## mapper
module mapper #(
    parameter DIM4_WIDTH = 8,  
    parameter DIM3_WIDTH = 8, 
    parameter DIM2_WIDTH = 8,  
    parameter DIM1_WIDTH = 8,
    parameter IDX4_WIDTH = 8,  
    parameter IDX3_WIDTH = 8, 
    parameter IDX2_WIDTH = 8,  
    parameter IDX1_WIDTH = 8,
    parameter ROW_MAJOR = 1,   
    parameter ADDR_WIDTH = 32 
)( 
    input  logic                        clk,            
    input  logic                        rst,            
    input  logic [DIM4_WIDTH - 1:0]     dim4, 
    input  logic [DIM3_WIDTH - 1:0]     dim3, 
    input  logic [DIM2_WIDTH - 1:0]     dim2,
    input  logic [DIM1_WIDTH - 1:0]     dim1,
    input  logic [IDX4_WIDTH - 1:0]     idx4,
    input  logic [IDX3_WIDTH - 1:0]     idx3, 
    input  logic [IDX2_WIDTH - 1:0]     idx2,
    input  logic [IDX1_WIDTH - 1:0]     idx1,
    input  logic [ADDR_WIDTH - 1:0]     base_addr,
    output logic [ADDR_WIDTH - 1:0]     addr
);
Size: ~2800 cells after synthesis, about 130 I/O pins.
export LEC_CHECK = 0
export CAP_MARGIN = 20
export CORE_MARGIN = 2
export CORE_UTILIZATION = 40
export SLEW_MARGIN = 20
create_clock -name core_clock -period 11.2 [get_ports {clk}]
run.sh (not shown) runs the stock make flow with config.mk's settings and CLKGATE_MAP_FILE=.
The starting point completed without violations.
==> next run, changes <==
Settings changed: CORE_UTILIZATION 40 to 65, MAX_ROUTING_LAYER from default to met4, SETUP_SLACK_MARGIN from default to -0.59.
Clock period 11.2 ns to 7.96 ns, I/O delays scaled along.
=>
- This time the run produced a layout that fails on negative setup slack
- non-clock buffer count grows by 105
- worst setup slack degrades by 1.2 ns
- count of clock-buffer cells in the layout stays the same
- first-iteration DRC count grows by 2.7%
- clock skew shrinks by 0.0048 ns
- wire length grows by 0.43%
- cell count shrinks by 6.2%
- register-to-register slack degrades by 3.1 ns
==> next run, changes <==
Settings changed: CORE_UTILIZATION 65 to 40, MAX_ROUTING_LAYER met4 to default, SETUP_SLACK_MARGIN -0.59 to default.
Clock period 7.96 ns to 12.0 ns, I/O delays scaled along.
After rerunning: With this change the flow passed the timing, DRC and antenna checks; clock-buffer cell count stays the same; synthesized area stays the same; die area went up by well over a third; wire length hardly moves; register-to-register slack improves by 3.8 ns; design area went down by a few percent; setup slack improves by 1.5 ns.
==> next run, changes <==
Settings changed: CAP_MARGIN 20 to 25, CELL_PAD_IN_SITES_GLOBAL_PLACEMENT from default to 2, CORE_ASPECT_RATIO from default to 1.75, GPL_TIMING_DRIVEN from default to 0, MAX_ROUTING_LAYER from default to met4, PLACE_DENSITY_LB_ADDON from default to 0.23, SLEW_MARGIN 20 to 15, TNS_END_PERCENT from default to 50.
Effect: The new run completed with no timing, DRC or antenna violations; area after synthesis stays the same; final cell count increases by 2.4%; wire length rises by 26%; register-to-register slack gets better by 0.19 ns; clock-buffer cell count stays the same; synthesized cell count does not change; cell area increases by 0.82%; fmax is lower by 3.2%; non-clock buffer count climbs by 70.
==> next run, changes <==
Settings changed: ABC_AREA from default to 1, CAP_MARGIN 25 to 20, CELL_PAD_IN_SITES_GLOBAL_PLACEMENT 2 to default, CORE_ASPECT_RATIO 1.75 to default, CTS_CLUSTER_DIAMETER from default to 80, CTS_CLUSTER_SIZE from default to 28, GPL_TIMING_DRIVEN 0 to default, PLACE_DENSITY_LB_ADDON 0.23 to default, SLEW_MARGIN 15 to 20, TNS_END_PERCENT 50 to default.
Effect: Via count grows by about a fifth. Maximum frequency grows by roughly a tenth. Global-route usage shrinks by 3.8 points. Sequential cell count does not change. Count of clock-buffer cells in the layout does not change. Utilization shrinks by 0.79 points.

========
build 98:
mapper again, from the RTL that the note above started with.
make LEC_CHECK=0 CAP_MARGIN=20 CORE_MARGIN=2 CORE_UTILIZATION=72 CTS_CLUSTER_SIZE=39 PLACE_DENSITY_LB_ADDON=0.01 SETUP_SLACK_MARGIN=0.75 SLEW_MARGIN=20 finish   # period 8.09 ns
Final checks on build 98, whose flow otherwise completed, came back failing, citing negative setup slack.
Edits applied to the flow inputs when going from build 98 to build 82:
Settings: CELL_PAD_IN_SITES_GLOBAL_PLACEMENT newly set to 1; SETUP_SLACK_MARGIN changed from 0.75 to 2.0; CORE_MARGIN changed from 2 to 4; GPL_TIMING_DRIVEN newly set to 0; MAX_ROUTING_LAYER newly set to met4; CTS_CLUSTER_SIZE removed (was 39); CORE_UTILIZATION changed from 72 to 31; PLACE_DENSITY_LB_ADDON changed from 0.01 to 0.18; CELL_PAD_IN_SITES_DETAIL_PLACEMENT newly set to 1.
--- outcome ---
Build 82 finished all stages; however, its layout fails the closing checks, the failures being negative setup slack. Of build 82 and build 98, the higher worst path required time belongs to build 98. Build 82 improves on build 98 in total vias in the final route. Maximum single-stage delay on the critical path is higher on build 82. Relative slew slack ended up 27 points higher on build 82 than on build 98. The final reports for build 82 and build 98 show final critical-path required period higher in the former. A highest routing layer actually used of met4 is what build 82 shows, while met5 belongs to build 98. Maximum number of pins on one net before global-route repair, build 82 and build 98: higher on build 82.
#### Input delta (build 19 over build 82)
Settings: GPL_TIMING_DRIVEN: 0 -> unset; CELL_PAD_IN_SITES_DETAIL_PLACEMENT: 1 -> unset; TNS_END_PERCENT: unset -> 5; CORE_UTILIZATION: 31 -> 65; CORE_MARGIN: 4 -> 2; CELL_PAD_IN_SITES_GLOBAL_PLACEMENT: 1 -> unset; PLACE_DENSITY_LB_ADDON: 0.18 -> unset; SETUP_SLACK_MARGIN: 2.0 -> 2.13; the clock period (ns, I/O delays scaled along): 8.09 -> 7.96.
### Flow results
- Higher worst slew slack as a fraction of its limit was reported by build 82, not build 19.
- Build 19 vs build 82 — count of clock-buffer cells in the layout dropped 1.
- From the logs: build 19 reached the end of the flow and failed the layout checks with negative setup slack.
- [compare] base=build 82 new=build 19: placed wire-length estimate after detailed placement went down 14 mm, number of multi-input combinational cells held.
